## cpu_top
module cpu_top(
    input wire clk,
    input wire rst_n,
    input wire [31:0] rData,
    input wire [31:0] inst,
    output wire [31:0] pc,
    output wire [31:0] display,
    output wire [31:0] addr,
    output wire [31:0] wData,
    output wire wen,
    output wire [31:0] rdata_19
);
wire [31:0] rdata_19_out;
assign rdata_19 = rdata_19_out;
assign display = inst;
wire [31:0] npc;
wire npc_op;
wire [31:0] pc_4;
wire [2:0] sext_op;
wire [31:0] ext;
wire rf_we;
wire [31:0] regData_1;
wire [31:0] regData_2;
wire [31:0] regData_wb;
wire brun;
wire breq;
wire brlt;
wire bsel;
wire asel;
wire [31:0] alu_a;
wire [31:0] alu_b;
wire [31:0] alu_c;
wire [3:0] alu_op;
wire dram_we;
wire [31:0] dram_rd;
wire [1:0] wbsel;
assign alu_a = (Asel_EX_con==1)?rD1_EX_con:pc_EX_con;
assign alu_b = (Bsel_EX_con==1)?ext_EX_con:rD2_EX_con;
assign regData_wb = (WBsel_MEM_con==0)?pc4_MEM_con:((WBsel_MEM_con==1)?c_MEM_con:dram_rd);
assign addr=c_MEM_con;
assign wData=rD2_MEM_con;
assign wen = Dram_we_MEM_con;
assign dram_rd=rData;
wire [31:0]inst_ID_con;
wire [31:0]pc_ID_con,pc_EX_con;
wire [31:0]pc4_ID_con,pc4_EX_con,pc4_MEM_con;
wire [31:0]rD1_EX_con,rD2_EX_con,rD2_MEM_con;
wire [31:0]ext_EX_con;
wire [4:0]wR_EX_con,wR_MEM_con,wR_WB_con;
wire Asel_EX_con,Bsel_EX_con;
wire [3:0]Alu_op_EX_con;
wire RF_we_EX_con,RF_we_MEM_con,RF_we_WB_con;
wire Dram_we_EX_con,Dram_we_MEM_con;
wire [1:0]WBsel_EX_con,WBsel_MEM_con;
wire [31:0]c_MEM_con;
wire [31:0]RF_wd_WB_con;
wire [31:0]rD1_fw_con,rD2_fw_con;
  ...
For scale: ~7,800 cells after synthesis, about 1,400 flip-flops.
Settings: LEC_CHECK=0, CAP_MARGIN=20, CELL_PAD_IN_SITES_DETAIL_PLACEMENT=0, CORE_MARGIN=4, CORE_UTILIZATION=49, GPL_TIMING_DRIVEN=0, PLACE_DENSITY=0.77, SETUP_SLACK_MARGIN=1.93, SLEW_MARGIN=20, TNS_END_PERCENT=15; clock period 8.72 ns.
run.sh (not shown) runs the stock make flow with config.mk's settings and CLKGATE_MAP_FILE=.
The first run stopped in global routing (5_1_grt).
Edit:
- CELL_PAD_IN_SITES_DETAIL_PLACEMENT: 0 -> unset
- CORE_MARGIN: 4 -> 2
- CORE_UTILIZATION: 49 -> 58
- GPL_TIMING_DRIVEN: 0 -> unset
- PLACE_DENSITY: 0.77 -> 0.38
- SETUP_SLACK_MARGIN: 1.93 -> 1.04
- TNS_END_PERCENT: 15 -> unset
- clock period: 8.72 -> 5.81 ns (I/O delays scaled with it)
Result: The new run failed in global routing (5_1_grt), error GRT-0232. Synthesized area stays the same. Die area falls by about a fifth. Synthesized cell count does not change.


Starting RTL as in the previous note.
==> flow/design.v (excerpt) <==
module cpu_top(
    input wire clk,
    input wire rst_n,
    input wire [31:0] rData,
    input wire [31:0] inst,
    output wire [31:0] pc,
    output wire [31:0] display,
    output wire [31:0] addr,
    output wire [31:0] wData,
    output wire wen,
    output wire [31:0] rdata_19
);
make LEC_CHECK=0 ABC_AREA=1 CAP_MARGIN=20 CELL_PAD_IN_SITES_DETAIL_PLACEMENT=2 CORE_ASPECT_RATIO=0.77 CORE_MARGIN=2 CORE_UTILIZATION=52 CTS_CLUSTER_DIAMETER=353 CTS_CLUSTER_SIZE=43 GPL_ROUTABILITY_DRIVEN=1 MAX_ROUTING_LAYER=met4 MIN_ROUTING_LAYER=met1 PLACE_DENSITY_LB_ADDON=0.26 SETUP_SLACK_MARGIN=0.55 SLEW_MARGIN=25 TNS_END_PERCENT=75 finish   # period 5.41 ns
The first run stopped in detailed placement (3_5_place_dp).
Change:
ABC_AREA = not set   (was 1)
CELL_PAD_IN_SITES_DETAIL_PLACEMENT = not set   (was 2)
CORE_ASPECT_RATIO = not set   (was 0.77)
CORE_UTILIZATION = 66   (was 52)
CTS_CLUSTER_DIAMETER = not set   (was 353)
CTS_CLUSTER_SIZE = not set   (was 43)
GPL_ROUTABILITY_DRIVEN = not set   (was 1)
MAX_ROUTING_LAYER = not set   (was met4)
MIN_ROUTING_LAYER = not set   (was met1)
PLACE_DENSITY_LB_ADDON = not set   (was 0.26)
SETUP_SLACK_MARGIN = not set   (was 0.55)
SLEW_MARGIN = 20   (was 25)
TNS_END_PERCENT = not set   (was 75)
clock period = 5.89 ns   (was 5.41 ns; I/O delays follow)
Effect: The changed run stopped in global routing (5_1_grt); die size falls by a quarter to a third; synthesized cell count falls by a quarter to a third; area after synthesis falls by a few percent.
